red:
Design router_top, start of the top module:
module router_top(input clock, resetn, read_enb_0, read_enb_1, read_enb_2, pkt_valid,
                  input [7:0] data_in, output [7:0] data_out_0, data_out_1, data_out_2,
                  output valid_out_0, valid_out_1, valid_out_2, error, busy);
For scale: roughly 2000 cells after synthesis, ~43 I/O pins.
clock: 5.0 ns
lec_check: 0
cap_margin: 20
core_margin: 2
core_utilization: 55
hold_slack_margin: 0.29
slew_margin: 20
tns_end_percent: 5
run.sh (not shown) runs the stock make flow with config.mk's settings and CLKGATE_MAP_FILE=.
red: PASS, flow complete, no timing, DRC or antenna violations
Input-level comparison between blue and red:
Settings: CORE_UTILIZATION: 55 -> 72; HOLD_SLACK_MARGIN: 0.29 -> unset; SETUP_SLACK_MARGIN: unset -> -0.16; TNS_END_PERCENT: 5 -> unset; the clock period (ns, I/O delays scaled along): 5.0 -> 2.08.
Notes after the runs:
- | blue | all stages done | FAIL | negative setup slack |
- Relative to red, number of fill cells has decreased by 2870 in blue.
- blue vs red — worst path arrival time rose 0.40 ns.
- Summary: with red as the reference, ratio of routed vias to standard cells in blue moved up by more than 10%.
- Taking red as 1.0, blue lands at 2.8 on total power.
- Part of the power in the clock network (lower): blue
- The lower area of all placed cells without fillers of blue and red is in red.
- Going from red to blue, layout clock buffer count shrank by more than 10%.
### blue -> green
Settings: PLACE_DENSITY_LB_ADDON newly set to 0.0; SETUP_SLACK_MARGIN removed (was -0.16); CORE_UTILIZATION changed from 72 to 55; the clock period (ns, I/O delays scaled along) changed from 2.08 to 3.49.
==> comparison <==
- Compared with blue, in green clock skew down 0.020 ns; wire length down 30%; setup slack after placement up 0.91 ns; count of clock-buffer cells in the layout up 4.8%.
- blue vs green, critical-path cell with the highest stage delay: sky130_fd_sc_hd__mux4_2 vs sky130_fd_sc_hd__or4_1
- green reports its category of the critical setup timing path as flip-flop to output port while blue reports flip-flop to flip-flop.
- Going from blue to green, sequential share of layout area grows by 4.9 points.
- Via count, blue and green: larger value in blue
- green | stages: all done | timing, DRC, antenna: all pass

========
Starting RTL as in the previous note.
Settings: LEC_CHECK=0, ABC_AREA=0, CAP_MARGIN=20, CORE_MARGIN=2, CORE_UTILIZATION=68, CTS_CLUSTER_DIAMETER=378, GPL_TIMING_DRIVEN=1, HOLD_SLACK_MARGIN=0.19, MAX_ROUTING_LAYER=met4, MIN_ROUTING_LAYER=met1, PLACE_DENSITY_LB_ADDON=0.12, SETUP_SLACK_MARGIN=0.25, SLEW_MARGIN=20, TNS_END_PERCENT=5; clock period 2.35 ns.
The starting point completed, yet does not pass: setup timing.
Next try:
==> flow/config.mk (replaced) <==
export PLATFORM = sky130hd
export DESIGN_NAME = router_top
export DESIGN_NICKNAME = router_top
export VERILOG_FILES = /design/flow/design.v
export SDC_FILE = /design/flow/constraint.sdc
export NUM_CORES = 4
export LEC_CHECK = 0
export CAP_MARGIN = 20
export CORE_MARGIN = 2
export CORE_UTILIZATION = 72
export CTS_CLUSTER_SIZE = 14
export SETUP_SLACK_MARGIN = -0.21
export SLEW_MARGIN = 20
==> flow/constraint.sdc (replaced) <==
create_clock -name core_clock -period 2.08 [get_ports {clock}]
set_input_delay 0.4160 -clock core_clock [delete_from_list [all_inputs] [get_ports {clock}]]
set_output_delay 0.4160 -clock core_clock [all_outputs]
set_load 0.01 [all_outputs]
The changed run finished but failed the layout checks on setup timing. Via count came out higher by a few percent. Clock-buffer cell count is lower by 1. Clock power came out higher by roughly a tenth. Wire length came out higher by roughly a tenth.
Next try:
--- a/flow/config.mk
+++ b/flow/config.mk
@@ -7,0 +8 @@
+export ABC_AREA = 1
@@ -11,2 +12,3 @@
-export CTS_CLUSTER_SIZE = 14
-export SETUP_SLACK_MARGIN = -0.21
+export CTS_CLUSTER_SIZE = 76
+export PLACE_DENSITY_LB_ADDON = 0.07
+export SETUP_SLACK_MARGIN = -0.16
The new run finished with setup timing left.
Global-route usage shrinks by 1.2 points.
Routed wire length drops by a few percent.
Non-clock buffer count went down by 96.
Utilization went down by 3.2 points.
First-iteration DRC count is lower by roughly a tenth.
Fmax went up by about a fifth.
Via count grows by about a fifth.
Clock-buffer cell count does not change.
Total power came out higher by a few percent.
Cell count rose by a quarter to a third.
Design area is lower slightly.
Next try:
--- a/flow/config.mk
+++ b/flow/config.mk
@@ -8 +7,0 @@
-export ABC_AREA = 1
@@ -12,2 +11,2 @@
-export CTS_CLUSTER_SIZE = 76
-export PLACE_DENSITY_LB_ADDON = 0.07
+export CTS_CLUSTER_SIZE = 69
+export PLACE_DENSITY_LB_ADDON = 0.0
Outcome: The changed run finished but failed the layout checks on setup timing. Total power is higher by about 4%. Final area is higher by 3.3%. First-iteration DRC count is higher by 29%.
Next try:
--- a/flow/config.mk
+++ b/flow/config.mk
@@ -10,4 +10 @@
-export CORE_UTILIZATION = 72
-export CTS_CLUSTER_SIZE = 69
-export PLACE_DENSITY_LB_ADDON = 0.0
-export SETUP_SLACK_MARGIN = -0.16
+export CORE_UTILIZATION = 40
==> flow/constraint.sdc (replaced) <==
create_clock -name core_clock -period 3.75 [get_ports {clock}]
set_input_delay 0.7500 -clock core_clock [delete_from_list [all_inputs] [get_ports {clock}]]
set_output_delay 0.7500 -clock core_clock [all_outputs]
set_load 0.01 [all_outputs]
With this change the flow produced a clean layout.
Worst hold slack is better by 0.15 ns.
Clock-buffer cell count rose by 5.
Power decreases by about 50%.
First-iteration DRC count decreases by 55%.
Non-clock buffer count shrinks by 316.
Die size increases by 78%.

========
Starting RTL as in the previous note.
export LEC_CHECK = 0
export CAP_MARGIN = 20
export CORE_MARGIN = 2
export CORE_UTILIZATION = 72
export CTS_CLUSTER_DIAMETER = 394
export CTS_CLUSTER_SIZE = 15
export PLACE_DENSITY_LB_ADDON = 0.04
export SETUP_SLACK_MARGIN = -0.21
export SLEW_MARGIN = 40
create_clock -name core_clock -period 2.16 [get_ports {clock}]
The starting point completed and failed the layout checks on setup timing.
Rerun with:
- CTS_CLUSTER_DIAMETER: 394 -> default
- CTS_CLUSTER_SIZE: 15 -> 14
- PLACE_DENSITY_LB_ADDON: 0.04 -> default
- SETUP_SLACK_MARGIN: -0.21 -> -0.2
- SLEW_MARGIN: 40 -> 20
- clock period: 2.16 -> 2.08 ns (I/O delays scaled with it)
The new run produced a layout that fails on setup timing; register-to-register slack is worse by 0.36 ns; worst setup slack degrades by 0.36 ns; final cell count increases by a few percent; final area rises by a few percent; total power grows by about a fifth.
Rerun with:
- CORE_UTILIZATION: 72 -> 16
- CTS_CLUSTER_SIZE: 14 -> default
- SETUP_SLACK_MARGIN: -0.2 -> default
- clock period: 2.08 -> 3.75 ns (I/O delays scaled with it)
With this change the flow ran to the end with no violations.
Synthesized cell count is unchanged.
Cell area shrinks by a few percent.
Routed wire length shrinks by a quarter to a third.
Setup slack gets better by 1.0 ns.
Global-route usage shrinks by 33 points.
Critical path depth shrinks by 8.
Die area grows to 4.4 times its value.
Power shrinks by well over a third.
Utilization shrinks by 71 points.

========
alpha:
router_top again, from the RTL that the note above started with.
Settings: LEC_CHECK=0, CAP_MARGIN=20, CELL_PAD_IN_SITES_DETAIL_PLACEMENT=2, CORE_ASPECT_RATIO=1.35, CORE_MARGIN=2, CORE_UTILIZATION=72, CTS_CLUSTER_SIZE=21, GPL_TIMING_DRIVEN=0, MAX_ROUTING_LAYER=met4, MIN_ROUTING_LAYER=met2, PLACE_DENSITY_LB_ADDON=0.12, SETUP_SLACK_MARGIN=-0.15, SLEW_MARGIN=20; clock period 5.75 ns.
alpha did not run to completion, as it errored out during detailed placement.
> inputs changed (alpha -> beta)
Settings: SETUP_SLACK_MARGIN: -0.15 -> 0.86; MAX_ROUTING_LAYER: met4 -> unset; CELL_PAD_IN_SITES_DETAIL_PLACEMENT: 2 -> unset; GPL_TIMING_DRIVEN: 0 -> unset; PLACE_DENSITY_LB_ADDON: 0.12 -> 0.0; CTS_CLUSTER_SIZE: 21 -> unset; MIN_ROUTING_LAYER: met2 -> unset; CORE_ASPECT_RATIO: 1.35 -> unset; the clock period (ns, I/O delays scaled along): 5.75 -> 2.98.
Findings:
beta: full flow OK, the timing, design-rule and antenna checks passed
Placement row count (beta vs. alpha) decreases by more than 10%
Changes observed in beta relative to alpha: effective utilization at floorplan neither gained nor lost much, number of buffers inserted by port buffering picked up an extra 5.0%, post-synthesis sequential area ratio neither gained nor lost much, die size neither gained nor lost much.
Post-synthesis share of cell area spent on and-or and or-and gates of alpha is on par with beta.
The following lists how gamma was set up differently from beta:
Settings: CTS_CLUSTER_SIZE newly set to 72; SETUP_SLACK_MARGIN changed from 0.86 to 0.66; the clock period (ns, I/O delays scaled along) changed from 2.98 to 2.23.
==> comparison <==
- gamma falls short of beta in global-route wire length before repair.
- gamma reports its cell type of the slowest stage on the worst timing path as sky130_fd_sc_hd__mux4_2 while beta reports sky130_fd_sc_hd__a311oi_1.
- In gamma, the worst path arrival time came out 0.16 ns above the value in beta.
- Compared with beta, in gamma final cell count grew by about 3.5%; met2 demand-to-capacity share in global routing grew by 5.1 points; wire length picked up an extra 8200 um; post-synthesis register bit count now sits at about the same level.
- Taking beta as the reference, in gamma net switching power now larger, clock share of power now smaller.
- Global-route usage delta for gamma relative to beta: 3.6 points higher
- Per the comparison of gamma with beta, highest achievable clock rate went down about 4.3%; via count went up 1556.
- Of beta and gamma, only beta finishes the flow clean.
- In gamma the implementation completed, yet the final layout does not meet the checks, the culprit being negative setup slack.
### gamma -> delta
Settings: PLACE_DENSITY_LB_ADDON changed from 0.0 to 0.05; SETUP_SLACK_MARGIN changed from 0.66 to 0.73; CTS_CLUSTER_SIZE changed from 72 to 14; the clock period (ns, I/O delays scaled along) changed from 2.23 to 2.87.
delta finished every stage; the final checks, however, were not passed, the failures being negative setup slack. Comparing delta against gamma, there is no change at all in netlist area before placement. Compared with gamma, in delta count of clock-buffer cells in the layout moved down; via count decreased by about 5% relative to the old numbers.
Here is what was changed in the inputs of epsilon compared with delta.
Settings: CTS_CLUSTER_SIZE: 14 -> unset; PLACE_DENSITY_LB_ADDON: 0.05 -> unset; CORE_UTILIZATION: 72 -> 70; SETUP_SLACK_MARGIN: 0.73 -> -0.16; the clock period (ns, I/O delays scaled along): 2.87 -> 2.08.
## What came out
- epsilon finished every stage; the final checks, however, were not passed, the failures being negative setup slack.
- The final reports for epsilon and delta show count of inserted antenna diode cells lower in the former.
- Path length in cells of the critical path: epsilon vs delta down 5
- From delta to epsilon the numbers moved as follows: count of clock-buffer cells in the layout lost 8, detailed-router iteration count before antenna repair lower, cell count went up by 2.8%, area after detailed placement went up, power share of the clock group shows an increase of 2.0 points.
- delta reports its worst min-delay path class as reg -> reg while epsilon reports in -> reg.
- Between delta and epsilon, the post-CTS setup buffer count is lower for epsilon.
Power and IR drop assume default switching activity.
